==> flow/design.v <==
`timescale 1ns/1ps
module adder_32bit (
    input wire [31:0] a,
    input wire [31:0] b,
    output wire [31:0] sum
);
    wire [31:0] p, g;
    wire [32:0] c;
    assign c[0] = 1'b0;
    wire [7:0] block_p, block_g;
    wire [8:0] block_c;
    assign block_c[0] = 1'b0;
    assign p = a ^ b;   
    assign g = a & b;   
    assign c[1] = g[0] | (p[0] & c[0]);
    assign c[2] = g[1] | (p[1] & c[1]);
    assign c[3] = g[2] | (p[2] & c[2]);
    assign c[4] = g[3] | (p[3] & c[3]);
    assign block_p[0] = p[0] & p[1] & p[2] & p[3];
    assign block_g[0] = g[3] | (p[3] & g[2]) | (p[3] & p[2] & g[1]) | (p[3] & p[2] & p[1] & g[0]);
    assign c[5] = g[4] | (p[4] & c[4]);
    assign c[6] = g[5] | (p[5] & c[5]);
    assign c[7] = g[6] | (p[6] & c[6]);
    assign c[8] = g[7] | (p[7] & c[7]);
    assign block_p[1] = p[4] & p[5] & p[6] & p[7];
    assign block_g[1] = g[7] | (p[7] & g[6]) | (p[7] & p[6] & g[5]) | (p[7] & p[6] & p[5] & g[4]);
    assign c[9]  = g[8]  | (p[8]  & c[8]);
    assign c[10] = g[9]  | (p[9]  & c[9]);
    assign c[11] = g[10] | (p[10] & c[10]);
    assign c[12] = g[11] | (p[11] & c[11]);
    assign block_p[2] = p[8] & p[9] & p[10] & p[11];
    assign block_g[2] = g[11] | (p[11] & g[10]) | (p[11] & p[10] & g[9]) | (p[11] & p[10] & p[9] & g[8]);
    assign c[13] = g[12] | (p[12] & c[12]);
    assign c[14] = g[13] | (p[13] & c[13]);
    assign c[15] = g[14] | (p[14] & c[14]);
    assign c[16] = g[15] | (p[15] & c[15]);
    assign block_p[3] = p[12] & p[13] & p[14] & p[15];
    assign block_g[3] = g[15] | (p[15] & g[14]) | (p[15] & p[14] & g[13]) | (p[15] & p[14] & p[13] & g[12]);
    assign c[17] = g[16] | (p[16] & c[16]);
    assign c[18] = g[17] | (p[17] & c[17]);
    assign c[19] = g[18] | (p[18] & c[18]);
    assign c[20] = g[19] | (p[19] & c[19]);
    assign block_p[4] = p[16] & p[17] & p[18] & p[19];
    assign block_g[4] = g[19] | (p[19] & g[18]) | (p[19] & p[18] & g[17]) | (p[19] & p[18] & p[17] & g[16]);
    assign c[21] = g[20] | (p[20] & c[20]);
    assign c[22] = g[21] | (p[21] & c[21]);
    assign c[23] = g[22] | (p[22] & c[22]);
    assign c[24] = g[23] | (p[23] & c[23]);
    assign block_p[5] = p[20] & p[21] & p[22] & p[23];
    assign block_g[5] = g[23] | (p[23] & g[22]) | (p[23] & p[22] & g[21]) | (p[23] & p[22] & p[21] & g[20]);
    assign c[25] = g[24] | (p[24] & c[24]);
    assign c[26] = g[25] | (p[25] & c[25]);
    assign c[27] = g[26] | (p[26] & c[26]);
    assign c[28] = g[27] | (p[27] & c[27]);
    assign block_p[6] = p[24] & p[25] & p[26] & p[27];
    assign block_g[6] = g[27] | (p[27] & g[26]) | (p[27] & p[26] & g[25]) | (p[27] & p[26] & p[25] & g[24]);
    assign c[29] = g[28] | (p[28] & c[28]);
    assign c[30] = g[29] | (p[29] & c[29]);
    assign c[31] = g[30] | (p[30] & c[30]);
    assign c[32] = g[31] | (p[31] & c[31]);
    assign block_p[7] = p[28] & p[29] & p[30] & p[31];
    assign block_g[7] = g[31] | (p[31] & g[30]) | (p[31] & p[30] & g[29]) | (p[31] & p[30] & p[29] & g[28]);
    assign block_c[1] = block_g[0] | (block_p[0] & block_c[0]);
    assign block_c[2] = block_g[1] | (block_p[1] & block_c[1]);
    assign block_c[3] = block_g[2] | (block_p[2] & block_c[2]);
    assign block_c[4] = block_g[3] | (block_p[3] & block_c[3]);
    assign block_c[5] = block_g[4] | (block_p[4] & block_c[4]);
    assign block_c[6] = block_g[5] | (block_p[5] & block_c[5]);
    assign block_c[7] = block_g[6] | (block_p[6] & block_c[6]);
    assign block_c[8] = block_g[7] | (block_p[7] & block_c[7]);
    assign sum = p ^ c[31:0];
endmodule
`timescale 1ns/1ps
module csa_32bit (
    input wire [31:0] a,
    input wire [31:0] b,
    input wire [31:0] c,
    output wire [31:0] sum,
    output wire [31:0] carry
);
    genvar i;
    generate
        for (i = 0; i < 32; i = i + 1) begin : csa_bit
            full_adder fa (
                .a(a[i]),
                .b(b[i]),
                .c_in(c[i]),
                .sum(sum[i]),
                .c_out(carry[i])
            );
        end
    endgenerate
endmodule
module full_adder (
    input wire a,
    input wire b,
    input wire c_in,
    output wire sum,
    output wire c_out
);
    wire xor_ab, and_ab, and_xor_cin;
    xor_gate xor1 (.a(a), .b(b), .out(xor_ab));
    xor_gate xor2 (.a(xor_ab), .b(c_in), .out(sum));
    and_gate and1 (.a(a), .b(b), .out(and_ab));
    and_gate and2 (.a(xor_ab), .b(c_in), .out(and_xor_cin));
    or_gate or1 (.a(and_ab), .b(and_xor_cin), .out(c_out));
endmodule
`timescale 1ns/1ps
module and_gate (
    input wire a,
    input wire b,
    output wire out
);
    and(out,a,b);
endmodule
module xor_gate (
    input wire a,
    input wire b,
    output wire out
);
    xor(out,a,b);
endmodule
module or_gate (
    input wire a,
    input wire b,
    output wire out
);
    or(out,a,b);
endmodule
module multiplier_16bit (
    input wire [15:0] a,
    input wire [15:0] b,
    output wire [31:0] product
);
    wire [31:0] pp [15:0];
    genvar i, j;
    generate
        for (i = 0; i < 16; i = i + 1) begin : pp_row
            for (j = 0; j < 16; j = j + 1) begin : pp_col
                wire pp_bit;
                and pp_and (pp_bit, a[j], b[i]);
                assign pp[i][j+i] = pp_bit;
            end
            if (i > 0) begin : lower_zeros
                for (j = 0; j < i; j = j + 1) begin : lz
                    assign pp[i][j] = 1'b0;
                end
            end
            if (i + 16 < 32) begin : upper_zeros
                for (j = i + 16; j < 32; j = j + 1) begin : uz
                    assign pp[i][j] = 1'b0;
                end
            end
        end
    endgenerate
    wire [31:0] s1_sum[5:0], s1_carry[5:0];
    csa_32bit csa1_0 (.a(pp[0]), .b(pp[1]), .c(pp[2]), .sum(s1_sum[0]), .carry(s1_carry[0]));
    csa_32bit csa1_1 (.a(pp[3]), .b(pp[4]), .c(pp[5]), .sum(s1_sum[1]), .carry(s1_carry[1]));
    csa_32bit csa1_2 (.a(pp[6]), .b(pp[7]), .c(pp[8]), .sum(s1_sum[2]), .carry(s1_carry[2]));
    csa_32bit csa1_3 (.a(pp[9]), .b(pp[10]), .c(pp[11]), .sum(s1_sum[3]), .carry(s1_carry[3]));
    csa_32bit csa1_4 (.a(pp[12]), .b(pp[13]), .c(pp[14]), .sum(s1_sum[4]), .carry(s1_carry[4]));
    assign s1_sum[5] = pp[15];
    assign s1_carry[5] = 32'd0;
    wire [31:0] s2_sum[3:0], s2_carry[3:0];
    csa_32bit csa2_0 (.a(s1_sum[0]), .b({s1_carry[0][30:0], 1'b0}), .c(s1_sum[1]),
                      .sum(s2_sum[0]), .carry(s2_carry[0]));
    csa_32bit csa2_1 (.a({s1_carry[1][30:0], 1'b0}), .b(s1_sum[2]), .c({s1_carry[2][30:0], 1'b0}),
                      .sum(s2_sum[1]), .carry(s2_carry[1]));
    csa_32bit csa2_2 (.a(s1_sum[3]), .b({s1_carry[3][30:0], 1'b0}), .c(s1_sum[4]),
                      .sum(s2_sum[2]), .carry(s2_carry[2]));
    csa_32bit csa2_3 (.a({s1_carry[4][30:0], 1'b0}), .b(s1_sum[5]), .c({s1_carry[5][30:0], 1'b0}),
                      .sum(s2_sum[3]), .carry(s2_carry[3]));
    wire [31:0] s3_sum[2:0], s3_carry[2:0];
    csa_32bit csa3_0 (.a(s2_sum[0]), .b({s2_carry[0][30:0], 1'b0}), .c(s2_sum[1]),
                      .sum(s3_sum[0]), .carry(s3_carry[0]));
    csa_32bit csa3_1 (.a({s2_carry[1][30:0], 1'b0}), .b(s2_sum[2]), .c({s2_carry[2][30:0], 1'b0}),
                      .sum(s3_sum[1]), .carry(s3_carry[1]));
    assign s3_sum[2] = s2_sum[3];
    assign s3_carry[2] = {s2_carry[3][30:0], 1'b0};
    wire [31:0] s4_sum[1:0], s4_carry[1:0];
    csa_32bit csa4_0 (.a(s3_sum[0]), .b({s3_carry[0][30:0], 1'b0}), .c(s3_sum[1]),
                      .sum(s4_sum[0]), .carry(s4_carry[0]));
    csa_32bit csa4_1 (.a({s3_carry[1][30:0], 1'b0}), .b(s3_sum[2]), .c(s3_carry[2]),
                      .sum(s4_sum[1]), .carry(s4_carry[1]));
    wire [31:0] final_sum, final_carry;
    csa_32bit csa_final (.a(s4_sum[0]), .b({s4_carry[0][30:0], 1'b0}), .c(s4_sum[1]),
                         .sum(final_sum), .carry(final_carry));
    wire [31:0] shifted_carry;
    assign shifted_carry = {final_carry[30:0], 1'b0};
    wire [31:0] temp_sum;
    adder_32bit final_adder1 (.a(final_sum), .b(shifted_carry), .sum(temp_sum));
    wire [31:0] shifted_carry2;
    assign shifted_carry2 = {s4_carry[1][30:0], 1'b0};
    adder_32bit final_adder2 (.a(temp_sum), .b(shifted_carry2), .sum(product));
endmodule
`timescale 1ns/1ps
module pe (
    input wire clk,
    input wire rst_n,
    input wire en,
    input wire [15:0] a_in,       
    input wire [15:0] b_in,       
    input wire [31:0] partial_sum_in,   
    input wire load_acc,          
    output reg [15:0] a_out,      
    output reg [15:0] b_out,      
    output wire [31:0] acc_out    
);
    wire [31:0] mult_result;
    wire [31:0] add_result;
    reg [31:0] accumulator;
    multiplier_16bit mult_inst (
        .a(a_in),
        .b(b_in),
        .product(mult_result)
    );
    adder_32bit add_inst (
        .a(accumulator),
        .b(mult_result),
        .sum(add_result)
    );
    always @(posedge clk or negedge rst_n) begin
        if (!rst_n) begin
            accumulator <= 32'd0;
        end else if (load_acc) begin
            accumulator <= partial_sum_in;
        end else if (en) begin
            accumulator <= add_result;
        end
    end
    always @(posedge clk or negedge rst_n) begin
        if (!rst_n) begin
            a_out <= 16'd0;
            b_out <= 16'd0;
        end else if (en) begin
            a_out <= a_in;
            b_out <= b_in;
        end
    end
    assign acc_out = accumulator;
endmodule
`timescale 1ns/1ps
module mac_array_4x4 (
    input wire clk,
    input wire rst_n,
    input wire en,
    input wire load_acc,
    input wire [15:0] a_in_0,
    input wire [15:0] a_in_1,
    input wire [15:0] a_in_2,
    input wire [15:0] a_in_3,
    input wire [15:0] b_in_0,
    input wire [15:0] b_in_1,
    input wire [15:0] b_in_2,
    input wire [15:0] b_in_3,
    input wire [511:0] partial_sum_init,
    output wire [31:0] result_0_0, result_0_1, result_0_2, result_0_3,
    output wire [31:0] result_1_0, result_1_1, result_1_2, result_1_3,
    output wire [31:0] result_2_0, result_2_1, result_2_2, result_2_3,
    output wire [31:0] result_3_0, result_3_1, result_3_2, result_3_3
);
    wire [15:0] a_wire [0:3][0:4];   
    wire [15:0] b_wire [0:4][0:3];   
    assign a_wire[0][0] = a_in_0;
    assign a_wire[1][0] = a_in_1;
    assign a_wire[2][0] = a_in_2;
    assign a_wire[3][0] = a_in_3;
    assign b_wire[0][0] = b_in_0;
    assign b_wire[0][1] = b_in_1;
    assign b_wire[0][2] = b_in_2;
    assign b_wire[0][3] = b_in_3;
    wire [31:0] acc_out [0:3][0:3];
    genvar row, col;
    generate
        for (row = 0; row < 4; row = row + 1) begin : pe_row
            for (col = 0; col < 4; col = col + 1) begin : pe_col
                pe pe_inst (
                    .clk(clk),
                    .rst_n(rst_n),
                    .en(en),
                    .a_in(a_wire[row][col]),
                    .b_in(b_wire[row][col]),
                    .partial_sum_in(partial_sum_init[(row*4+col)*32 +: 32]),
                    .load_acc(load_acc),
                    .a_out(a_wire[row][col+1]),
                    .b_out(b_wire[row+1][col]),
                    .acc_out(acc_out[row][col])
                );
            end
        end
    endgenerate
    assign result_0_0 = acc_out[0][0];
    assign result_0_1 = acc_out[0][1];
    assign result_0_2 = acc_out[0][2];
    assign result_0_3 = acc_out[0][3];
    assign result_1_0 = acc_out[1][0];
    assign result_1_1 = acc_out[1][1];
    assign result_1_2 = acc_out[1][2];
    assign result_1_3 = acc_out[1][3];
    assign result_2_0 = acc_out[2][0];
    assign result_2_1 = acc_out[2][1];
    assign result_2_2 = acc_out[2][2];
    assign result_2_3 = acc_out[2][3];
    assign result_3_0 = acc_out[3][0];
    assign result_3_1 = acc_out[3][1];
    assign result_3_2 = acc_out[3][2];
    assign result_3_3 = acc_out[3][3];
endmodule
==> flow/run.sh <==
#!/bin/bash
# the make line also repeats each setting of config.mk as NAME=value (left out here)
make -C /OpenROAD-flow-scripts/flow DESIGN_CONFIG=/design/flow/config.mk WORK_HOME=/design/flow/orfs CLKGATE_MAP_FILE= finish
==> flow/config.mk <==
export PLATFORM = sky130hd
export DESIGN_NAME = mac_array_4x4
export DESIGN_NICKNAME = mac_array_4x4
export VERILOG_FILES = /design/flow/design.v
export SDC_FILE = /design/flow/constraint.sdc
export NUM_CORES = 4
export LEC_CHECK = 0
export CAP_MARGIN = 15
export CORE_MARGIN = 2
export CORE_UTILIZATION = 72
export CTS_CLUSTER_SIZE = 47
export HOLD_SLACK_MARGIN = -0.08
export MAX_ROUTING_LAYER = met4
export PLACE_DENSITY_LB_ADDON = 0.01
export SETUP_SLACK_MARGIN = 2.85
export SLEW_MARGIN = 20
export TNS_END_PERCENT = 40
==> flow/constraint.sdc <==
create_clock -name core_clock -period 9.63 [get_ports {clk}]
set_input_delay 1.9260 -clock core_clock [delete_from_list [all_inputs] [get_ports {clk}]]
set_output_delay 1.9260 -clock core_clock [all_outputs]
set_load 0.01 [all_outputs]
==> results of run 1 <==
## repair_timing
| action | in CTS | in global routing |
|---|---|---|
| setup buffers | 41 | 26 |
| gates cloned | 0 | 0 |
| endpoints found under the setup margin | 336 | 333 |
| pin swaps | 266 | 155 |
| hold buffers | 0 | 0 |
| resized | 715 | 291 |
## layer usage
| metal | up-vias | wire [um] |
|---|---|---|
| li1 | 54068 | - |
| met1 | 65472 | 187000 |
| met2 | 5877 | 232000 |
| met3 | 1321 | 51900 |
| met4 | 0 | 34500 |
| met5 | - | 0 |
## stage by stage
stage	std cells	instance area [sq um]	setup WS (ns)	hold WS, ns
5_1_grt	22639	203000	-4.82	0.565
6_report	22642	203000	-4.46	0.561
2_1_floorplan	17773	177000	-4.72	0.561
3_3_place_gp	22334	197000	-5.58	0.524
3_5_place_dp	22334	197000	-5.72	0.540
4_1_cts	22587	202000	-4.38	0.550
## cell type report
type	count	share of cell area, %
inverters	4471	8.25
diodes	29	0.0357
clock buffers	158	1.62
repair buffers	2206	9.88
well taps	3202	1.97
clock inverters	54	0.320
flip-flops and latches	896	11.1
multi-input cells	11626	66.9
==> results.toml, run 1 <==
# generated from flow reports
[setup_path]
worstPathBufferInverterCount = 7
worstSetupEndpoint = "pe_row[1].pe_col[0].pe_inst.accumulator[31]"
worst_setup_path_end_kind = "flop"
timing.rr.start = "pe_row[1].pe_col[1].pe_inst.a_out[5]"
critPathArrivalTime_ns = 14.83
worst_path_dominant_cell_family = "adder cells"
reg2reg_depth = 42
r2r_setup_slack_ns = -4.17
path_common_cell = "sky130_fd_sc_hd__fa_2"
critical_path.reg2reg.endpoint = "pe_row[1].pe_col[2].pe_inst.accumulator[31]"
timing.critical_path.required_ns = 10.37
timing.critical_path.from_type = "input port"
path_class = "input port to flop"
cp_num_cells = 43
highest_fanout_seen_on_the_critical_path = 3
crit_path_top_delay_cell = "sky130_fd_sc_hd__fa_1"
setup.worst_path.start = "a_in_1[7]"
cpPeakStageDelay_ns = 0.57

[sta]
finalMaxSlewViolations = 0
hold_violations = 0
worst_clock_skew_ns = 0.0526
setup_tns_ns = -440.35
grt_setup_unrepaired = "yes"
pin_slew_with_the_least_headroom_to_its_limit_ns = 1.23
final_min_period_over_clock_period_pct = 146
max_freq_mhz = 71.0
setup_slack_ns = -4.46
period_needed_ns = 14.09
max_slew_margin_pct = 18.0
finalSetupViolCount = 203

[yosys]
top_cells_by_count = "4,471 x sky130_fd_sc_hd__inv_1, 4,032 x sky130_fd_sc_hd__fa_1, 3,920 x sky130_fd_sc_hd__and2_1"
netlist_area_sq_um = 175000
avgSynthCellArea_sq_um = 9.86
syn_nets = 23473
yosys.cell_count.top_type = "sky130_fd_sc_hd__inv_1"
synth_seq_share_pct = 12.8
muxShareOfSynthArea_pct = 2.57
synth.cellmix.compoundShare_pct = 2.93
number_of_synthesized_flops_with_an_enable_pin = 0
synth-xor-area-share_pct = 0.240
synth-seq-cells = 896
synthDominantAreaCellType = "sky130_fd_sc_hd__fa_1"
top_logic_kind = "adder cells"
synth.top_cell.area_share_pct = 46.1
synthTopCellsByArea = "sky130_fd_sc_hd__fa_1 46%, sky130_fd_sc_hd__and2_1 14%, sky130_fd_sc_hd__dfrtp_1 13%"
syn_inst = 17773
ys_warn_count = 3
synth-adder-area-share_pct = 53.4
yosys-stat-area_sq_um = 175000
yosysCellCount = 17773
synth.lib_cells_used.distinct = 24
synth-async-reset-ratio_pct = 100
yosys.area_share.simple_pct = 16.6
synth-main-ff-cell = "sky130_fd_sc_hd__dfrtp_1"

[global_route]
pin_count_of_the_biggest_net_entering_global_routing = 205
met2_usage_pct = 66.3
global_route.peak_usage_layer = "met2"
grt_use_total_pct = 44.2
antenna_found_initial = 46
grt_util_met3_pct = 10.9
first_pass_grt_wire_length_um = 807000
number_of_global_route_vias_before_repair = 141244
grt.overflow.total = 0
grt_util_met1_pct = 56.0

[die]
row_count = 181
boundaryPins = 1156
core-area_sq_um = 243000
dieWidth_um = 497
floorplan.die_area_sq_um = 247000
floorplan.core_util_pct = 72.3
die_h_um = 497

[drt]
drt-total-wl_um = 505000
ant_nets = 0
post_detailed_route_wirelength_per_cell_um = 22.3
drt-initial-drc-count = 9727
detailedRoute.firstPassIterationCount = 9
vias_per_cell = 5.60
route.vias.total = 126738
drcViolationCount = 0

[clock_tree]
cts_inserted_buffers = 114
cts.reportedPaths.clkPinSlew_ns = 0.06
cts-htree-levels = 3
numClockSinks = 896
clock_tree.root_cell = "sky130_fd_sc_hd__clkbuf_16"
clockBufferDepth = 3
worst_skew_pair.late_latency_ns = 0.83
tritoncts_clock_tree = "built"

[flow_run]
max_cap_viol_count = 0
openroad.warnings = 62

[status]
outcome = "finished with violations"
violations = "negative setup slack"

[placed_design]
gp_congestion = 0.990
portBuffers = 1155
post-dp-hpwl_um = 406000

[hold_path]
hold_start = "pe_row[2].pe_col[1].pe_inst.b_out[12]"
min_delay_worst_endpoint = "pe_row[2].pe_col[1].pe_inst.b_out[12]"
hold_class = "flop to flop"
hold_crit_depth = 1

[finish]
seq_area_sq_um = 22500
fin_util_pct = 83.9
syn_to_final_growth_pct = 16.1
final_net_count = 25015
fill_cells = 14251
comb_area_sq_um = 136000
==> inputs of run 2 (changes only) <==
Settings changed: ABC_AREA set to 1, CAP_MARGIN 15 to 20, CORE_MARGIN 2 to 3, CORE_UTILIZATION 72 to 47, CTS_CLUSTER_DIAMETER set to 329, CTS_CLUSTER_SIZE 47 to not set, GPL_TIMING_DRIVEN set to 0, HOLD_SLACK_MARGIN -0.08 to not set, MAX_ROUTING_LAYER met4 to not set, PLACE_DENSITY_LB_ADDON 0.01 to 0.29, SETUP_SLACK_MARGIN 2.85 to 5.0, TNS_END_PERCENT 40 to not set.
Clock period 9.63 ns to 29.5 ns, I/O delays scaled along.
==> results.toml, run 2 <==
# generated from flow reports
[status]
outcome = "no timing/DRC/antenna violations"

[drt]
vias_per_cell = 4.92
detailedRoute.firstPassIterationCount = 6
post_detailed_route_wirelength_per_cell_um = 22.2
route.vias.total = 137913
drt-initial-drc-count = 10539
drcViolationCount = 0
ant_nets = 0
drt-total-wl_um = 623000

[yosys]
syn_nets = 27411
avgSynthCellArea_sq_um = 8.27
top_cells_by_count = "8,540 x sky130_fd_sc_hd__inv_1, 4,837 x sky130_fd_sc_hd__nand2_1, 4,032 x sky130_fd_sc_hd__fa_1"
synthTopCellsByArea = "sky130_fd_sc_hd__fa_1 45%, sky130_fd_sc_hd__inv_1 18%, sky130_fd_sc_hd__dfrtp_1 12%"
muxShareOfSynthArea_pct = 0.803
yosys.area_share.simple_pct = 10.6
ys_warn_count = 3
syn_inst = 21711
synthDominantAreaCellType = "sky130_fd_sc_hd__fa_1"
synth-main-ff-cell = "sky130_fd_sc_hd__dfrtp_1"
number_of_synthesized_flops_with_an_enable_pin = 0
synth.lib_cells_used.distinct = 25
netlist_area_sq_um = 179000
synth_seq_share_pct = 12.5
synth.cellmix.compoundShare_pct = 3.14
synth-seq-cells = 896
synth-adder-area-share_pct = 52.1
synth.top_cell.area_share_pct = 45.0
synth-async-reset-ratio_pct = 100
yosys-stat-area_sq_um = 179000
yosys.cell_count.top_type = "sky130_fd_sc_hd__inv_1"
synth-xor-area-share_pct = 0.195
yosysCellCount = 21711
top_logic_kind = "adder cells"

[hold_path]
min_delay_worst_endpoint = "pe_row[2].pe_col[1].pe_inst.accumulator[31]"
hold_start = "pe_row[2].pe_col[1].pe_inst.accumulator[31]"
hold_crit_depth = 2
hold_class = "flop to flop"

[sta]
grt_setup_unrepaired = "no"
finalMaxSlewViolations = 0
period_needed_ns = 20.72
finalSetupViolCount = 0
fin_hold_ws_ns = 0.530
final_min_period_over_clock_period_pct = 70.2
max_freq_mhz = 48.3
worst_clock_skew_ns = 0.0676
hold_violations = 0
setup_tns_ns = 0
pin_slew_with_the_least_headroom_to_its_limit_ns = 1.24
max_slew_margin_pct = 17.5

[clock_tree]
tritoncts_clock_tree = "built"
clock_tree.root_cell = "sky130_fd_sc_hd__clkbuf_16"
numClockSinks = 896
cts_inserted_buffers = 122
cts.reportedPaths.clkPinSlew_ns = 0.06
cts_hold_buf = 0
post_cts_resize_count = 0
worst_skew_pair.late_latency_ns = 0.93
clockBufferDepth = 4
post-cts-setup-buffer-count = 0
cts-htree-levels = 3

[die]
boundaryPins = 1156
dieWidth_um = 624
floorplan.die_area_sq_um = 389000
core-area_sq_um = 379000
floorplan.core_util_pct = 47.3
row_count = 226
die_h_um = 624

[setup_path]
cp_num_cells = 39
worstSetupEndpoint = "pe_row[0].pe_col[2].pe_inst.accumulator[30]"
path_common_cell = "sky130_fd_sc_hd__fa_1"
critical_path.reg2reg.endpoint = "pe_row[0].pe_col[2].pe_inst.accumulator[30]"
timing.critical_path.required_ns = 30.24
worst_path_dominant_cell_family = "adder cells"
critPathArrivalTime_ns = 21.46
worst_setup_path_end_kind = "flop"
highest_fanout_seen_on_the_critical_path = 10
crit_path_top_delay_cell = "sky130_fd_sc_hd__fa_1"
timing.rr.start = "pe_row[0].pe_col[1].pe_inst.a_out[3]"
timing.critical_path.from_type = "input port"
reg2reg_depth = 39
path_class = "input port to flop"
cpPeakStageDelay_ns = 0.70
setup.worst_path.start = "b_in_2[4]"
r2r_setup_slack_ns = 13.30
worstPathBufferInverterCount = 6

[flow_run]
openroad.warnings = 46
max_cap_viol_count = 0

[finish]
post_layout_nonfiller_instances = 28055
final_net_count = 28579
syn_to_final_growth_pct = 12.0

[global_route]
first_pass_grt_wire_length_um = 938000
antenna_found_initial = 103
grt.overflow.total = 0
pin_count_of_the_biggest_net_entering_global_routing = 128
grt_use_total_pct = 32.8
number_of_global_route_vias_before_repair = 146388

[placed_design]
portBuffers = 1026
placed_cells_incl_taps = 27771
post-dp-hpwl_um = 522000
gp_congestion = 0.978
## run 2: layer usage
layer	GRT usage (%)	vias to the layer above	wire length, um
li1	-	61025	-
met1	41.0	69836	233000
met2	50.4	5674	278000
met3	8.25	1328	60200
met4	21.9	50	51700
met5	0	-	338
## run 2: cell type report
type                            instances  area (sq um)
Sequential cell                       896         22400
Antenna cell                           62           155
Multi-Input combinational cell      11009        120000
Fill cell                           35653        179000
Clock buffer                          152          3320
Clock inverter                         70           961
Tap cell                             5016          6280
Inverter                             8543         32100
Buffer                               1263          5120
Timing Repair Buffer                 1044         10700
## run 2: metrics by stage
step | area (sq um) | setup slack [ns] | util (%)
final | 201000 | 8.78 | 53.0
after global routing | 201000 | 8.35 | 52.9
after CTS | 201000 | 8.83 | 52.9
after detailed placement | 197000 | 7.94 | 51.8
after global placement | 196000 | -23.24 | 51.7
after floorplan | 179000 | 10.05 | -
==> inputs of run 3 (changes only) <==
Settings changed: ABC_AREA 1 to not set, CAP_MARGIN 20 to 0, CORE_ASPECT_RATIO set to 1.38, CORE_MARGIN 3 to 2, CORE_UTILIZATION 47 to 72, CTS_CLUSTER_DIAMETER 329 to 71, CTS_CLUSTER_SIZE set to 11, GPL_TIMING_DRIVEN 0 to not set, HOLD_SLACK_MARGIN set to 0.3, PLACE_DENSITY set to 0.41, PLACE_DENSITY_LB_ADDON 0.29 to not set, SETUP_SLACK_MARGIN 5.0 to not set, SLEW_MARGIN 20 to 25, TNS_END_PERCENT set to 5.
Clock period 29.5 ns to 8.1 ns, I/O delays scaled along.
==> results.toml, run 3 <==
# generated from flow reports
[yosys]
synth-main-ff-cell = "sky130_fd_sc_hd__dfrtp_1"
synth-seq-cells = 896
synth-adder-area-share_pct = 53.4
ys_warn_count = 3
muxShareOfSynthArea_pct = 2.57
synth.lib_cells_used.distinct = 24
syn_nets = 23473
yosysCellCount = 17773
netlist_area_sq_um = 175000
syn_inst = 17773
synthDominantAreaCellType = "sky130_fd_sc_hd__fa_1"
top_logic_kind = "adder cells"
synth_seq_share_pct = 12.8
yosys.cell_count.top_type = "sky130_fd_sc_hd__inv_1"
yosys.area_share.simple_pct = 16.6
yosys-stat-area_sq_um = 175000
synth-xor-area-share_pct = 0.240
number_of_synthesized_flops_with_an_enable_pin = 0
synth.top_cell.area_share_pct = 46.1
avgSynthCellArea_sq_um = 9.86
synth-async-reset-ratio_pct = 100
synthTopCellsByArea = "sky130_fd_sc_hd__fa_1 46%, sky130_fd_sc_hd__and2_1 14%, sky130_fd_sc_hd__dfrtp_1 13%"
synth.cellmix.compoundShare_pct = 2.93
top_cells_by_count = "4,471 x sky130_fd_sc_hd__inv_1, 4,032 x sky130_fd_sc_hd__fa_1, 3,920 x sky130_fd_sc_hd__and2_1"

[setup_path]
path_common_cell = "sky130_fd_sc_hd__fa_2"
cpPeakStageDelay_ns = 0.53
worst_setup_path_end_kind = "flop"
critical_path.reg2reg.endpoint = "pe_row[2].pe_col[1].pe_inst.accumulator[31]"
path_class = "input port to flop"
worstPathBufferInverterCount = 6
timing.critical_path.required_ns = 8.82
critPathArrivalTime_ns = 14.76
worstSetupEndpoint = "pe_row[3].pe_col[0].pe_inst.accumulator[31]"
r2r_setup_slack_ns = -5.77
reg2reg_depth = 42
worst_path_dominant_cell_family = "adder cells"
cp_num_cells = 42
setup.worst_path.start = "a_in_3[2]"
timing.rr.start = "pe_row[1].pe_col[1].pe_inst.b_out[0]"
crit_path_top_delay_cell = "sky130_fd_sc_hd__fa_1"
highest_fanout_seen_on_the_critical_path = 8
timing.critical_path.from_type = "input port"

[die]
row_count = 212
die_h_um = 584
core-area_sq_um = 242000
floorplan.core_util_pct = 72.4
dieWidth_um = 424
boundaryPins = 1156
floorplan.die_area_sq_um = 247000

[drt]
detailedRoute.firstPassIterationCount = 6
drcViolationCount = 0
route.vias.total = 128675
drt-initial-drc-count = 9339
ant_nets = 0
vias_per_cell = 5.66
drt-total-wl_um = 518000
post_detailed_route_wirelength_per_cell_um = 22.8

[clock_tree]
numClockSinks = 896
clock_tree.root_cell = "sky130_fd_sc_hd__clkbuf_16"
tritoncts_clock_tree = "built"
cts_inserted_buffers = 109
cts_hold_buf = 0
cts.reportedPaths.clkPinSlew_ns = 0.06
clockBufferDepth = 3
worst_skew_pair.late_latency_ns = 0.85
cts-htree-levels = 3

[global_route]
number_of_global_route_vias_before_repair = 145584
first_pass_grt_wire_length_um = 813000
pin_count_of_the_biggest_net_entering_global_routing = 208
grt.overflow.total = 0
antenna_found_initial = 50
grt_use_total_pct = 43.6

[flow_run]
openroad.warnings = 129
max_cap_viol_count = 0

[sta]
grt_setup_unrepaired = "yes"
max_slew_margin_pct = 28.5
max_freq_mhz = 71.2
finalSetupViolCount = 265
hold_violations = 0
setup_slack_ns = -5.94
final_min_period_over_clock_period_pct = 173
worst_clock_skew_ns = 0.0553
pin_slew_with_the_least_headroom_to_its_limit_ns = 1.07
finalMaxSlewViolations = 0
period_needed_ns = 14.04
fin_hold_ws_ns = 0.557

[placed_design]
placedInstanceArea_sq_um = 197000
gp_congestion = 1.01
post-dp-hpwl_um = 418000
portBuffers = 1155

[finish]
syn_to_final_growth_pct = 16.0
postLayoutCellArea_sq_um = 203000
final_net_count = 25154

[hold_path]
min_delay_worst_endpoint = "pe_row[0].pe_col[3].pe_inst.b_out[11]"
hold_start = "pe_row[0].pe_col[3].pe_inst.b_out[11]"
hold_crit_depth = 1
hold_class = "flop to flop"

[status]
violations = "negative setup slack"
outcome = "finished with violations"
## run 3: metrics by stage
step           setup TNS, ns  util (%)  setup WS (ns)  instances
6_report             -784.71      84.0          -5.94      22746
5_1_grt              -855.20      84.0          -6.27      22723
4_1_cts              -819.53      83.6          -6.15      22692
3_5_place_dp        -1061.58      81.5          -7.39      22510
3_3_place_gp        -1027.91      81.5          -7.22      22510
2_1_floorplan        -833.02         -          -5.94      17773
## run 3: timing repair
| item | 4_1_cts | 5_1_grt |
|---|---|---|
| gates cloned | 1 | 6 |
| resized | 588 | 458 |
| endpoints found under the setup margin | 279 | 280 |
| pin swaps | 152 | 151 |
| buffers inserted | 20 | 18 |
## run 3: cell type report
class / instances / area, sq um
inverter: 4471 / 16800
clock buffer: 123 / 2860
clock inverter: 38 / 497
multi-input combinational: 11626 / 135000
antenna: 32 / 80.1
timing repair buffer: 2350 / 21200
tap: 3210 / 4020
fill: 14471 / 38600
sequential: 896 / 22500
## run 3: layer usage
layer	GRT usage, %	share of wire (%)	wire length [um]
met1	51.2	34	176000
met5	0	0.027	140
met4	30.9	8.8	45500
met3	9.22	8.4	43600
met2	71.6	49	253000
==> inputs of run 4 (changes only) <==
Settings changed: ABC_AREA set to 1, CAP_MARGIN 0 to 20, CELL_PAD_IN_SITES_GLOBAL_PLACEMENT set to 1, CORE_ASPECT_RATIO 1.38 to not set, CORE_MARGIN 2 to 5, CTS_CLUSTER_DIAMETER 71 to 35, CTS_CLUSTER_SIZE 11 to not set, GPL_ROUTABILITY_DRIVEN set to 0, GPL_TIMING_DRIVEN set to 1, HOLD_SLACK_MARGIN 0.3 to not set, MIN_ROUTING_LAYER set to met2, PLACE_DENSITY 0.41 to not set, PLACE_DENSITY_LB_ADDON set to 0.19, SETUP_SLACK_MARGIN set to 4.27, SLEW_MARGIN 25 to 20, TNS_END_PERCENT 5 to not set.
Clock period 8.1 ns to 17.7 ns, I/O delays scaled along.
==> results.toml, run 4 <==
# flow metrics
[yosys]
synth-main-ff-cell = "sky130_fd_sc_hd__dfrtp_1"
netlist_area_sq_um = 179000
top_cells_by_count = "8,540 x sky130_fd_sc_hd__inv_1, 4,837 x sky130_fd_sc_hd__nand2_1, 4,032 x sky130_fd_sc_hd__fa_1"
synthTopCellsByArea = "sky130_fd_sc_hd__fa_1 45%, sky130_fd_sc_hd__inv_1 18%, sky130_fd_sc_hd__dfrtp_1 12%"
synth_seq_share_pct = 12.5
muxShareOfSynthArea_pct = 0.803
yosys.cell_count.top_type = "sky130_fd_sc_hd__inv_1"
synth.lib_cells_used.distinct = 25
ys_warn_count = 3
syn_nets = 27411
avgSynthCellArea_sq_um = 8.27
synth.cellmix.compoundShare_pct = 3.14
synth.top_cell.area_share_pct = 45.0
synth-adder-area-share_pct = 52.1
synthDominantAreaCellType = "sky130_fd_sc_hd__fa_1"
yosysCellCount = 21711
number_of_synthesized_flops_with_an_enable_pin = 0
synth-async-reset-ratio_pct = 100
yosys.area_share.simple_pct = 10.6
synth-xor-area-share_pct = 0.195
syn_inst = 21711
yosys-stat-area_sq_um = 179000
synth-seq-cells = 896
top_logic_kind = "adder cells"

[status]
stop_stage = "global placement without I/O"
first-error = "[ERROR FLW-0024] Place density exceeds 1.0 (current PLACE_DENSITY_LB_ADDON =  0.19). Please check if the value of  PLACE_DENSITY_LB_ADDON is between 0 and 0.99."
outcome = "did not finish"

[die]
floorplan.die_area_sq_um = 259000
die_h_um = 509
floorplan.core_util_pct = 72.2
dieWidth_um = 509
core-area_sq_um = 248000
row_count = 183
==> inputs of run 5 (changes only) <==
Settings changed: ABC_AREA 1 to not set, CELL_PAD_IN_SITES_GLOBAL_PLACEMENT 1 to not set, CORE_MARGIN 5 to 2, CORE_UTILIZATION 72 to 40, CTS_CLUSTER_DIAMETER 35 to not set, GPL_ROUTABILITY_DRIVEN 0 to not set, GPL_TIMING_DRIVEN 1 to not set, MIN_ROUTING_LAYER met2 to not set, PLACE_DENSITY_LB_ADDON 0.19 to not set, SETUP_SLACK_MARGIN 4.27 to 0.95.
Clock period 17.7 ns to 17.3 ns, I/O delays scaled along.
==> results.toml, run 5 <==
# generated from flow reports
[drt]
post_detailed_route_wirelength_per_cell_um = 21.0
detailedRoute.firstPassIterationCount = 6
drcViolationCount = 0
drt-total-wl_um = 517000
ant_nets = 0
drt-initial-drc-count = 5618
vias_per_cell = 4.84
route.vias.total = 118817

[global_route]
met2_usage_pct = 40.8
grt_util_met3_pct = 3.87
grt_util_met1_pct = 31.8
global_route.peak_usage_layer = "met2"
antenna_found_initial = 85
grt.overflow.total = 0
pin_count_of_the_biggest_net_entering_global_routing = 206
grt_use_total_pct = 24.1
number_of_global_route_vias_before_repair = 132539
first_pass_grt_wire_length_um = 815000

[sta]
final_min_period_over_clock_period_pct = 92.8
hold_violations = 0
pin_slew_with_the_least_headroom_to_its_limit_ns = 1.04
period_needed_ns = 16.06
max_slew_margin_pct = 30.3
worst_clock_skew_ns = 0.0665
max_freq_mhz = 62.3
grt_setup_unrepaired = "yes"
setup_tns_ns = 0
finalMaxSlewViolations = 0
finalSetupViolCount = 0

[placed_design]
portBuffers = 1155
post-dp-hpwl_um = 424000
gp_congestion = 0.894

[hold_path]
hold_start = "pe_row[0].pe_col[0].pe_inst.b_out[13]"
min_delay_worst_endpoint = "pe_row[0].pe_col[0].pe_inst.b_out[13]"
hold_class = "flop to flop"
hold_crit_depth = 1

[setup_path]
timing.critical_path.required_ns = 18.05
setup.worst_path.start = "a_in_0[5]"
worstSetupEndpoint = "pe_row[0].pe_col[0].pe_inst.accumulator[31]"
cp_num_cells = 43
timing.critical_path.from_type = "input port"
critical_path.reg2reg.endpoint = "pe_row[1].pe_col[2].pe_inst.accumulator[31]"
worst_path_dominant_cell_family = "adder cells"
crit_path_top_delay_cell = "sky130_fd_sc_hd__fa_1"
worstPathBufferInverterCount = 7
r2r_setup_slack_ns = 1.59
cpPeakStageDelay_ns = 0.56
path_class = "input port to flop"
timing.rr.start = "pe_row[0].pe_col[2].pe_inst.b_out[0]"
critPathArrivalTime_ns = 16.80
worst_setup_path_end_kind = "flop"
path_common_cell = "sky130_fd_sc_hd__fa_1"
highest_fanout_seen_on_the_critical_path = 5
reg2reg_depth = 39

[clock_tree]
worst_skew_pair.late_latency_ns = 0.93
numClockSinks = 896
cts_inserted_buffers = 136
clockBufferDepth = 4
tritoncts_clock_tree = "built"
cts.reportedPaths.clkPinSlew_ns = 0.06
cts-htree-levels = 4
clock_tree.root_cell = "sky130_fd_sc_hd__clkbuf_16"

[yosys]
syn_nets = 23473
synth-seq-cells = 896
yosys-stat-area_sq_um = 175000
syn_inst = 17773
synth-main-ff-cell = "sky130_fd_sc_hd__dfrtp_1"
synth-async-reset-ratio_pct = 100
synth-adder-area-share_pct = 53.4
synthTopCellsByArea = "sky130_fd_sc_hd__fa_1 46%, sky130_fd_sc_hd__and2_1 14%, sky130_fd_sc_hd__dfrtp_1 13%"
top_cells_by_count = "4,471 x sky130_fd_sc_hd__inv_1, 4,032 x sky130_fd_sc_hd__fa_1, 3,920 x sky130_fd_sc_hd__and2_1"
synth.lib_cells_used.distinct = 24
synth-xor-area-share_pct = 0.240
number_of_synthesized_flops_with_an_enable_pin = 0
avgSynthCellArea_sq_um = 9.86
netlist_area_sq_um = 175000
yosys.cell_count.top_type = "sky130_fd_sc_hd__inv_1"
ys_warn_count = 3
yosysCellCount = 17773
synth.cellmix.compoundShare_pct = 2.93
synth_seq_share_pct = 12.8
synth.top_cell.area_share_pct = 46.1
synthDominantAreaCellType = "sky130_fd_sc_hd__fa_1"
muxShareOfSynthArea_pct = 2.57
yosys.area_share.simple_pct = 16.6
top_logic_kind = "adder cells"

[finish]
syn_to_final_growth_pct = 13.7
fin_util_pct = 45.6
final_net_count = 24369

[flow_run]
openroad.warnings = 59
max_cap_viol_count = 0

[die]
floorplan.die_area_sq_um = 443000
die_h_um = 666
core-area_sq_um = 437000
dieWidth_um = 666
row_count = 243
boundaryPins = 1156
floorplan.core_util_pct = 40.1

[status]
outcome = "no timing/DRC/antenna violations"
==> run 5: area by class of cell <==
class / instances / area (sq um)
fillers: 41865 / 238000
multi-input cells: 11626 / 133000
flip-flops and latches: 896 / 22400
inverters: 4471 / 16800
repair buffers: 1538 / 14700
well taps: 5757 / 7200
clock buffers: 180 / 3820
clock inverters: 60 / 888
diodes: 31 / 77.6
==> run 5: layer usage <==
metal / vias up / part of all wire (%)
li1: 52761 / -
met1: 62975 / 42
met2: 2383 / 49
met3: 636 / 5.2
met4: 62 / 3.7
met5: - / 0.075
==> run 5: metrics by stage <==
stage / hold slack [ns] / worst slack [ns] / instances / area (sq um)
final: 0.508 / 1.24 / 24559 / 199000
after global routing: 0.529 / 0.929 / 24539 / 199000
after floorplan: 0.561 / 0.922 / 17773 / 175000
after global placement: 0.491 / -0.214 / 24280 / 194000
after detailed placement: 0.497 / -0.286 / 24280 / 194000
after CTS: 0.510 / 0.919 / 24520 / 199000
==> run 5: what timing repair did <==
action,in CTS,in global routing
setup endpoints to repair,10,19
cloned,0,1
hold buffers,0,0
pin swaps,11,57
setup buffers,0,7
resized,28,160
==> inputs of run 6 (changes only) <==
Settings changed: CORE_ASPECT_RATIO set to 1.33, CORE_UTILIZATION 40 to 21, CTS_CLUSTER_SIZE set to 34, GPL_TIMING_DRIVEN set to 0, MIN_ROUTING_LAYER set to met1, PLACE_DENSITY_LB_ADDON set to 0.11, SETUP_SLACK_MARGIN 0.95 to 1.0, SLEW_MARGIN 20 to 15.
Clock period 17.3 ns to 25.9 ns, I/O delays scaled along.
==> results.toml, run 6 <==
# generated from flow reports
[yosys]
yosys.area_share.simple_pct = 16.6
synth-async-reset-ratio_pct = 100
synth.cellmix.compoundShare_pct = 2.93
synthTopCellsByArea = "sky130_fd_sc_hd__fa_1 46%, sky130_fd_sc_hd__and2_1 14%, sky130_fd_sc_hd__dfrtp_1 13%"
yosys.cell_count.top_type = "sky130_fd_sc_hd__inv_1"
yosys-stat-area_sq_um = 175000
syn_nets = 23473
avgSynthCellArea_sq_um = 9.86
synth_seq_share_pct = 12.8
synth.top_cell.area_share_pct = 46.1
synth.lib_cells_used.distinct = 24
synthDominantAreaCellType = "sky130_fd_sc_hd__fa_1"
synth-adder-area-share_pct = 53.4
yosysCellCount = 17773
syn_inst = 17773
synth-main-ff-cell = "sky130_fd_sc_hd__dfrtp_1"
synth-seq-cells = 896
top_cells_by_count = "4,471 x sky130_fd_sc_hd__inv_1, 4,032 x sky130_fd_sc_hd__fa_1, 3,920 x sky130_fd_sc_hd__and2_1"
number_of_synthesized_flops_with_an_enable_pin = 0
muxShareOfSynthArea_pct = 2.57
netlist_area_sq_um = 175000
ys_warn_count = 3
top_logic_kind = "adder cells"
synth-xor-area-share_pct = 0.240

[sta]
grt_setup_unrepaired = "no"
max_freq_mhz = 48.8
period_needed_ns = 20.48
finalSetupViolCount = 0
setup_slack_ns = 5.42
hold_violations = 0
worst_clock_skew_ns = 0.0844
pin_slew_with_the_least_headroom_to_its_limit_ns = 1.16
setup_tns_ns = 0
finalMaxSlewViolations = 0
max_slew_margin_pct = 23.0
fin_hold_ws_ns = 0.591
final_min_period_over_clock_period_pct = 79.1

[setup_path]
critPathArrivalTime_ns = 21.29
setup.worst_path.start = "b_in_1[1]"
cp_num_cells = 43
worst_path_dominant_cell_family = "adder cells"
path_common_cell = "sky130_fd_sc_hd__fa_1"
cpPeakStageDelay_ns = 1.17
timing.rr.start = "pe_row[0].pe_col[2].pe_inst.b_out[3]"
path_class = "input port to flop"
worst_setup_path_end_kind = "flop"
reg2reg_depth = 40
critical_path.reg2reg.endpoint = "pe_row[1].pe_col[2].pe_inst.accumulator[31]"
timing.critical_path.from_type = "input port"
highest_fanout_seen_on_the_critical_path = 11
worstSetupEndpoint = "pe_row[0].pe_col[1].pe_inst.accumulator[31]"
r2r_setup_slack_ns = 9.49
crit_path_top_delay_cell = "sky130_fd_sc_hd__clkdlybuf4s50_1"
timing.critical_path.required_ns = 26.71
worstPathBufferInverterCount = 7

[clock_tree]
cts-htree-levels = 4
post-cts-setup-buffer-count = 0
clockBufferDepth = 4
cts.reportedPaths.clkPinSlew_ns = 0.06
clock_tree.root_cell = "sky130_fd_sc_hd__clkbuf_16"
post_cts_resize_count = 0
cts_hold_buf = 0
tritoncts_clock_tree = "built"
numClockSinks = 896
cts_inserted_buffers = 144
worst_skew_pair.late_latency_ns = 0.90

[drt]
wl_met1_um = 326000
post_detailed_route_wirelength_per_cell_um = 25.3
vias_per_cell = 3.98
detailroute.wirelength.met3_um = 27300
drcViolationCount = 0
detailedRoute.firstPassIterationCount = 7
met2WireLength_um = 398000
route.top_layer_used = "met5"
route.vias.total = 120889
drt-initial-drc-count = 5090
drt-total-wl_um = 768000
ant_nets = 0

[global_route]
grt_use_total_pct = 18.4
first_pass_grt_wire_length_um = 1100000
antenna_found_initial = 176
number_of_global_route_vias_before_repair = 141221
grt.overflow.total = 0
pin_count_of_the_biggest_net_entering_global_routing = 108

[placed_design]
placedInstanceArea_sq_um = 201000
placed_cells_incl_taps = 30034
post-place-ws_ns = 4.33
gp_congestion = 0.814
post-dp-hpwl_um = 650000
portBuffers = 1153

[hold_path]
hold_start = "pe_row[2].pe_col[0].pe_inst.accumulator[31]"
min_delay_worst_endpoint = "pe_row[2].pe_col[0].pe_inst.accumulator[31]"
hold_class = "flop to flop"
hold_crit_depth = 2

[die]
boundaryPins = 1156
dieWidth_um = 796
floorplan.core_util_pct = 21.0
row_count = 387
die_h_um = 1060
core-area_sq_um = 833000
floorplan.die_area_sq_um = 842000

[finish]
post_layout_nonfiller_instances = 30362
postLayoutCellArea_sq_um = 206000
final_net_count = 24794
syn_to_final_growth_pct = 17.6
fin_util_pct = 24.7

[status]
outcome = "no timing/DRC/antenna violations"

[flow_run]
openroad.warnings = 58
max_cap_viol_count = 0
==> run 6: area by class of cell <==
cell class	count	area (sq um)
flip-flops and latches	896	22400
plain buffers	780	3430
repair buffers	1175	12000
clock buffers	186	4030
fillers	90725	627000
inverters	4471	16800
multi-input cells	11626	133000
clock inverters	63	687
diodes	79	198
well taps	11086	13900
==> run 6: layer usage <==
| layer | vias to the layer above | global-route usage, % |
|---|---|---|
| li1 | 53798 | - |
| met1 | 64572 | 23.3 |
| met2 | 1947 | 33.7 |
| met3 | 502 | 2.10 |
| met4 | 70 | 3.52 |
| met5 | - | 0 |
==> inputs of run 7 (changes only) <==
Settings changed: CAP_MARGIN 20 to 15, CORE_ASPECT_RATIO 1.33 to not set, CORE_UTILIZATION 21 to 72, CTS_CLUSTER_SIZE 34 to 47, GPL_TIMING_DRIVEN 0 to not set, HOLD_SLACK_MARGIN set to 0.3, MIN_ROUTING_LAYER met1 to not set, PLACE_DENSITY_LB_ADDON 0.11 to 0.01, SETUP_SLACK_MARGIN 1.0 to 2.85, SLEW_MARGIN 15 to 20, TNS_END_PERCENT set to 20.
Clock period 25.9 ns to 9.63 ns, I/O delays scaled along.
==> results.toml, run 7 <==
# generated from flow reports
[status]
outcome = "finished with violations"
violations = "negative setup slack"

[setup_path]
setup.worst_path.start = "a_in_3[5]"
timing.critical_path.from_type = "input port"
highest_fanout_seen_on_the_critical_path = 5
r2r_setup_slack_ns = -4.37
critical_path.reg2reg.endpoint = "pe_row[1].pe_col[1].pe_inst.accumulator[31]"
path_class = "input port to flop"
cpPeakStageDelay_ns = 0.60
timing.critical_path.required_ns = 10.35
critPathArrivalTime_ns = 14.81
worst_path_dominant_cell_family = "adder cells"
cp_num_cells = 43
reg2reg_depth = 42
crit_path_top_delay_cell = "sky130_fd_sc_hd__fa_2"
timing.rr.start = "pe_row[0].pe_col[1].pe_inst.b_out[0]"
worstPathBufferInverterCount = 7
worst_setup_path_end_kind = "flop"
worstSetupEndpoint = "pe_row[3].pe_col[0].pe_inst.accumulator[31]"
path_common_cell = "sky130_fd_sc_hd__fa_2"

[die]
core-area_sq_um = 243000
row_count = 181
dieWidth_um = 497
floorplan.core_util_pct = 72.3
floorplan.die_area_sq_um = 247000
boundaryPins = 1156
die_h_um = 497

[sta]
period_needed_ns = 14.09
worst_clock_skew_ns = 0.0373
grt_setup_unrepaired = "yes"
max_freq_mhz = 71.0
finalMaxSlewViolations = 0
max_slew_margin_pct = 3.94
pin_slew_with_the_least_headroom_to_its_limit_ns = 1.44
setup_slack_ns = -4.46
hold_violations = 0
final_min_period_over_clock_period_pct = 146
fin_hold_ws_ns = 0.566
finalSetupViolCount = 203

[global_route]
pin_count_of_the_biggest_net_entering_global_routing = 219
grt.overflow.total = 0
grt_use_total_pct = 43.1
antenna_found_initial = 38
first_pass_grt_wire_length_um = 810000
number_of_global_route_vias_before_repair = 140831

[yosys]
synth.cellmix.compoundShare_pct = 2.93
synth-main-ff-cell = "sky130_fd_sc_hd__dfrtp_1"
synth_seq_share_pct = 12.8
yosysCellCount = 17773
ys_warn_count = 3
number_of_synthesized_flops_with_an_enable_pin = 0
synthDominantAreaCellType = "sky130_fd_sc_hd__fa_1"
synth-seq-cells = 896
synth.top_cell.area_share_pct = 46.1
yosys.area_share.simple_pct = 16.6
syn_nets = 23473
muxShareOfSynthArea_pct = 2.57
top_logic_kind = "adder cells"
avgSynthCellArea_sq_um = 9.86
synth.lib_cells_used.distinct = 24
synthTopCellsByArea = "sky130_fd_sc_hd__fa_1 46%, sky130_fd_sc_hd__and2_1 14%, sky130_fd_sc_hd__dfrtp_1 13%"
yosys-stat-area_sq_um = 175000
yosys.cell_count.top_type = "sky130_fd_sc_hd__inv_1"
netlist_area_sq_um = 175000
synth-async-reset-ratio_pct = 100
synth-xor-area-share_pct = 0.240
synth-adder-area-share_pct = 53.4
top_cells_by_count = "4,471 x sky130_fd_sc_hd__inv_1, 4,032 x sky130_fd_sc_hd__fa_1, 3,920 x sky130_fd_sc_hd__and2_1"
syn_inst = 17773

[placed_design]
placedInstanceArea_sq_um = 197000
portBuffers = 1155
gp_congestion = 0.991
post-dp-hpwl_um = 414000
post-place-ws_ns = -5.96

[flow_run]
openroad.warnings = 71
max_cap_viol_count = 0

[hold_path]
hold_crit_depth = 1
hold_start = "pe_row[0].pe_col[2].pe_inst.b_out[12]"
hold_class = "flop to flop"
min_delay_worst_endpoint = "pe_row[0].pe_col[2].pe_inst.b_out[12]"

[clock_tree]
cts_inserted_buffers = 113
clockBufferDepth = 3
tritoncts_clock_tree = "built"
worst_skew_pair.late_latency_ns = 0.83
clock_tree.root_cell = "sky130_fd_sc_hd__clkbuf_16"
cts-htree-levels = 3
numClockSinks = 896
cts_hold_buf = 0
cts.reportedPaths.clkPinSlew_ns = 0.06

[drt]
vias_per_cell = 5.61
drcViolationCount = 0
ant_nets = 0
drt-initial-drc-count = 10118
post_detailed_route_wirelength_per_cell_um = 22.5
detailedRoute.firstPassIterationCount = 6
route.vias.total = 126974
drt-total-wl_um = 509000

[finish]
final_net_count = 25015
fin_util_pct = 83.8
postLayoutCellArea_sq_um = 203000
syn_to_final_growth_pct = 16.0
==> run 7: timing repair <==
action,in CTS,in global routing
endpoints found under the setup margin,335,332
endpoints found under the hold margin,0,0
pin swaps,212,114
gates resized,659,233
setup buffers,41,10
==> run 7: per-layer routing <==
| layer | vias up | part of all wire, % | track usage [%] |
|---|---|---|---|
| met4 | 14 | 7.3 | 24.7 |
| met2 | 5950 | 46 | 66.6 |
| met1 | 65551 | 37 | 56.0 |
| met3 | 1454 | 9.9 | 11.0 |
| met5 | - | 0.019 | 0 |
| li1 | 54005 | - | - |
==> run 7: metrics by stage <==
stage / TNS (ns) / std cells
2_1_floorplan: -434.00 / 17773
3_3_place_gp: -598.82 / 22350
3_5_place_dp: -623.44 / 22351
4_1_cts: -442.82 / 22601
5_1_grt: -496.16 / 22628
6_report: -444.73 / 22641
==> run 7: cell type report <==
type | instances | area [sq um]
multi-input cells | 11626 | 136000
fillers | 14370 | 39300
flip-flops and latches | 896 | 22500
repair buffers | 2207 | 20100
inverters | 4471 | 16800
well taps | 3202 | 4010
clock buffers | 146 | 3100
clock inverters | 63 | 840
diodes | 30 | 75.1
==> inputs of run 8 (changes only) <==
Settings changed: CTS_CLUSTER_DIAMETER set to 28, HOLD_SLACK_MARGIN 0.3 to -0.08, SLEW_MARGIN 20 to 40.
==> results.toml, run 8 <==
# generated from flow reports
[clock_tree]
cts-htree-levels = 5
cts_hold_buf = 0
worst_skew_pair.late_latency_ns = 0.90
tritoncts_clock_tree = "built"
numClockSinks = 896
clockBufferDepth = 4
clock_tree.root_cell = "sky130_fd_sc_hd__clkbuf_16"
cts.reportedPaths.clkPinSlew_ns = 0.04
cts_inserted_buffers = 295

[finish]
comb_area_sq_um = 136000
fin_util_pct = 86.5
seq_area_sq_um = 22500
post_layout_nonfiller_instances = 22971
fill_cells = 12814
final_net_count = 25200
syn_to_final_growth_pct = 19.7

[drt]
drt-initial-drc-count = 10516
vias_per_cell = 5.66
drt-total-wl_um = 532000
post_detailed_route_wirelength_per_cell_um = 23.2
drcViolationCount = 0
ant_nets = 0
route.vias.total = 130036
detailedRoute.firstPassIterationCount = 8

[yosys]
synth.top_cell.area_share_pct = 46.1
synth-adder-area-share_pct = 53.4
netlist_area_sq_um = 175000
number_of_synthesized_flops_with_an_enable_pin = 0
avgSynthCellArea_sq_um = 9.86
ys_warn_count = 3
syn_inst = 17773
synth-seq-cells = 896
synth-async-reset-ratio_pct = 100
synth.cellmix.compoundShare_pct = 2.93
synthDominantAreaCellType = "sky130_fd_sc_hd__fa_1"
synth_seq_share_pct = 12.8
synth-xor-area-share_pct = 0.240
top_logic_kind = "adder cells"
syn_nets = 23473
yosysCellCount = 17773
synth.lib_cells_used.distinct = 24
muxShareOfSynthArea_pct = 2.57
synthTopCellsByArea = "sky130_fd_sc_hd__fa_1 46%, sky130_fd_sc_hd__and2_1 14%, sky130_fd_sc_hd__dfrtp_1 13%"
yosys.cell_count.top_type = "sky130_fd_sc_hd__inv_1"
synth-main-ff-cell = "sky130_fd_sc_hd__dfrtp_1"
yosys-stat-area_sq_um = 175000
top_cells_by_count = "4,471 x sky130_fd_sc_hd__inv_1, 4,032 x sky130_fd_sc_hd__fa_1, 3,920 x sky130_fd_sc_hd__and2_1"
yosys.area_share.simple_pct = 16.6

[sta]
finalMaxSlewViolations = 0
setup_slack_ns = -4.46
max_freq_mhz = 71.0
final_min_period_over_clock_period_pct = 146
max_slew_margin_pct = 39.4
period_needed_ns = 14.09
pin_slew_with_the_least_headroom_to_its_limit_ns = 0.906
hold_violations = 0
grt_setup_unrepaired = "yes"
worst_clock_skew_ns = 0.0598
finalSetupViolCount = 199

[setup_path]
timing.critical_path.required_ns = 10.40
timing.rr.start = "pe_row[1].pe_col[0].pe_inst.a_out[7]"
reg2reg_depth = 42
cpPeakStageDelay_ns = 0.72
crit_path_top_delay_cell = "sky130_fd_sc_hd__fa_2"
path_class = "flop to flop"
path_common_cell = "sky130_fd_sc_hd__fa_2"
setup.worst_path.start = "pe_row[1].pe_col[0].pe_inst.a_out[7]"
cp_num_cells = 42
worstPathBufferInverterCount = 6
worstSetupEndpoint = "pe_row[1].pe_col[1].pe_inst.accumulator[31]"
critical_path.reg2reg.endpoint = "pe_row[1].pe_col[1].pe_inst.accumulator[31]"
r2r_setup_slack_ns = -4.46
worst_path_dominant_cell_family = "adder cells"
timing.critical_path.from_type = "flop"
highest_fanout_seen_on_the_critical_path = 2
critPathArrivalTime_ns = 14.86
worst_setup_path_end_kind = "flop"

[placed_design]
portBuffers = 1155
post-dp-hpwl_um = 414000
placed_cells_incl_taps = 22351
gp_congestion = 0.991

[hold_path]
min_delay_worst_endpoint = "pe_row[0].pe_col[2].pe_inst.b_out[12]"
hold_crit_depth = 1
hold_start = "pe_row[0].pe_col[2].pe_inst.b_out[12]"
hold_class = "flop to flop"

[die]
floorplan.core_util_pct = 72.3
row_count = 181
floorplan.die_area_sq_um = 247000
dieWidth_um = 497
boundaryPins = 1156
core-area_sq_um = 243000
die_h_um = 497

[global_route]
first_pass_grt_wire_length_um = 841000
pin_count_of_the_biggest_net_entering_global_routing = 219
grt.overflow.total = 0
number_of_global_route_vias_before_repair = 146137
grt_use_total_pct = 44.8
antenna_found_initial = 47

[status]
violations = "negative setup slack"
outcome = "finished with violations"

[flow_run]
max_cap_viol_count = 0
openroad.warnings = 66
-- run 8: final cells by class --
cell class	instances	share of cell area (%)
diodes	35	0.0417
clock buffers	388	3.95
clock inverters	143	0.931
inverters	4471	8.00
multi-input cells	11626	64.7
flip-flops and latches	896	10.7
well taps	3202	1.91
repair buffers	2210	9.69
-- run 8: routing by layer --
layer  up-vias  GRT usage [%]  share of wire, %
li1      54582              -                 -
met1     67024           56.3                36
met2      6624           68.9                46
met3      1784           12.4                10
met4        22           29.0               8.1
met5         -              0             0.039
-- run 8: what timing repair did --
action,in CTS,in global routing
endpoints found under the setup margin,334,329
pin swaps,209,129
setup buffers,41,8
gates cloned,0,0
resized,693,256
-- run 8: metrics by stage --
step | hold slack (ns) | cell area, sq um | worst slack (ns) | TNS (ns)
2_1_floorplan | 0.561 | 177000 | -4.72 | -434.00
3_3_place_gp | 0.548 | 197000 | -5.73 | -598.82
3_5_place_dp | 0.552 | 197000 | -5.93 | -623.28
4_1_cts | 0.565 | 209000 | -4.57 | -442.13
5_1_grt | 0.576 | 210000 | -4.72 | -487.89
6_report | 0.557 | 210000 | -4.46 | -442.88
==> inputs of run 9 (changes only) <==
Settings changed: CAP_MARGIN 15 to 20, CORE_UTILIZATION 72 to 55, CTS_CLUSTER_DIAMETER 28 to not set, CTS_CLUSTER_SIZE 47 to not set, HOLD_SLACK_MARGIN -0.08 to not set, PLACE_DENSITY_LB_ADDON 0.01 to not set, SETUP_SLACK_MARGIN 2.85 to not set, SLEW_MARGIN 40 to 20, TNS_END_PERCENT 20 to not set.
Clock period 9.63 ns to 13.0 ns, I/O delays scaled along.
==> results.toml, run 9 <==
# generated from flow reports
[sta]
finalSetupViolCount = 57
grt_setup_unrepaired = "yes"
final_min_period_over_clock_period_pct = 113
setup_slack_ns = -1.75
pin_slew_with_the_least_headroom_to_its_limit_ns = 1.10
fin_hold_ws_ns = 0.515
hold_violations = 0
worst_clock_skew_ns = 0.0588
max_freq_mhz = 67.8
period_needed_ns = 14.75
max_slew_margin_pct = 26.7
setup_tns_ns = -42.42
finalMaxSlewViolations = 0

[drt]
drt-initial-drc-count = 6467
drt-total-wl_um = 509000
wl_met1_um = 225000
ant_nets = 0
route.vias.total = 120726
drcViolationCount = 0
detailedRoute.firstPassIterationCount = 5
vias_per_cell = 5.14
detailroute.wirelength.met3_um = 32800
met2WireLength_um = 234000
post_detailed_route_wirelength_per_cell_um = 21.7
route.top_layer_used = "met5"

[yosys]
netlist_area_sq_um = 175000
yosys-stat-area_sq_um = 175000
number_of_synthesized_flops_with_an_enable_pin = 0
synth-xor-area-share_pct = 0.240
avgSynthCellArea_sq_um = 9.86
synth.top_cell.area_share_pct = 46.1
synth-async-reset-ratio_pct = 100
muxShareOfSynthArea_pct = 2.57
syn_inst = 17773
synthTopCellsByArea = "sky130_fd_sc_hd__fa_1 46%, sky130_fd_sc_hd__and2_1 14%, sky130_fd_sc_hd__dfrtp_1 13%"
yosysCellCount = 17773
synth-main-ff-cell = "sky130_fd_sc_hd__dfrtp_1"
synth.cellmix.compoundShare_pct = 2.93
yosys.cell_count.top_type = "sky130_fd_sc_hd__inv_1"
yosys.area_share.simple_pct = 16.6
top_cells_by_count = "4,471 x sky130_fd_sc_hd__inv_1, 4,032 x sky130_fd_sc_hd__fa_1, 3,920 x sky130_fd_sc_hd__and2_1"
synth_seq_share_pct = 12.8
top_logic_kind = "adder cells"
ys_warn_count = 3
synthDominantAreaCellType = "sky130_fd_sc_hd__fa_1"
synth.lib_cells_used.distinct = 24
synth-adder-area-share_pct = 53.4
syn_nets = 23473
synth-seq-cells = 896

[clock_tree]
tritoncts_clock_tree = "built"
cts_hold_buf = 0
cts-htree-levels = 4
clockBufferDepth = 4
cts_inserted_buffers = 134
clock_tree.root_cell = "sky130_fd_sc_hd__clkbuf_16"
cts.reportedPaths.clkPinSlew_ns = 0.06
worst_skew_pair.late_latency_ns = 0.88
numClockSinks = 896

[status]
outcome = "finished with violations"
violations = "negative setup slack"

[global_route]
grt.overflow.total = 0
pin_count_of_the_biggest_net_entering_global_routing = 239
number_of_global_route_vias_before_repair = 132903
first_pass_grt_wire_length_um = 810000
grt_use_total_pct = 32.9
antenna_found_initial = 41

[die]
boundaryPins = 1156
floorplan.core_util_pct = 55.2
die_h_um = 568
core-area_sq_um = 318000
row_count = 207
dieWidth_um = 568
floorplan.die_area_sq_um = 323000

[hold_path]
hold_start = "pe_row[0].pe_col[3].pe_inst.b_out[11]"
min_delay_worst_endpoint = "pe_row[0].pe_col[3].pe_inst.b_out[11]"
hold_class = "flop to flop"
hold_crit_depth = 1

[setup_path]
worstPathBufferInverterCount = 9
timing.critical_path.required_ns = 13.75
reg2reg_depth = 42
timing.rr.start = "pe_row[1].pe_col[1].pe_inst.b_out[2]"
timing.critical_path.from_type = "input port"
crit_path_top_delay_cell = "sky130_fd_sc_hd__fa_2"
critical_path.reg2reg.endpoint = "pe_row[2].pe_col[1].pe_inst.accumulator[31]"
critPathArrivalTime_ns = 15.51
r2r_setup_slack_ns = -0.74
setup.worst_path.start = "a_in_3[2]"
path_common_cell = "sky130_fd_sc_hd__fa_2"
worstSetupEndpoint = "pe_row[3].pe_col[0].pe_inst.accumulator[31]"
cp_num_cells = 44
path_class = "input port to flop"
worst_path_dominant_cell_family = "adder cells"
cpPeakStageDelay_ns = 0.60
worst_setup_path_end_kind = "flop"
highest_fanout_seen_on_the_critical_path = 7

[placed_design]
post-place-ws_ns = -3.34
post-dp-hpwl_um = 417000
portBuffers = 1155
gp_congestion = 0.928

[finish]
fill_cells = 26702
syn_to_final_growth_pct = 16.7
comb_area_sq_um = 136000
seq_area_sq_um = 22500
final_net_count = 24915
fin_util_pct = 64.4

[flow_run]
max_cap_viol_count = 0
openroad.warnings = 69
run 9: layout make-up:
cell class	count	share of cell area, %
antenna	14	0.0171
clock buffer	181	1.87
clock inverter	56	0.344
inverter	4471	8.21
multi-input combinational	11626	66.6
sequential	896	11.0
tap	4180	2.56
timing repair buffer	2086	9.42
run 9: layer usage:
metal | up-vias | global-route usage (%)
met1 | 63168 | 47.4
li1 | 53836 | -
met5 | - | 0
met3 | 609 | 5.58
met4 | 20 | 9.03
met2 | 3093 | 51.8
run 9: repair_timing:
action / in CTS / in global routing
setup endpoints to repair: 84 / 76
pin swaps: 265 / 198
cloned: 1 / 0
gates resized: 811 / 329
buffers inserted: 60 / 38
run 9: per-stage QoR:
stage               instance area (sq um)  instances
floorplan                          177000      17773
global placement                   197000      23168
detailed placement                 197000      23169
CTS                                204000      23467
global route                       205000      23501
finish                             205000      23510
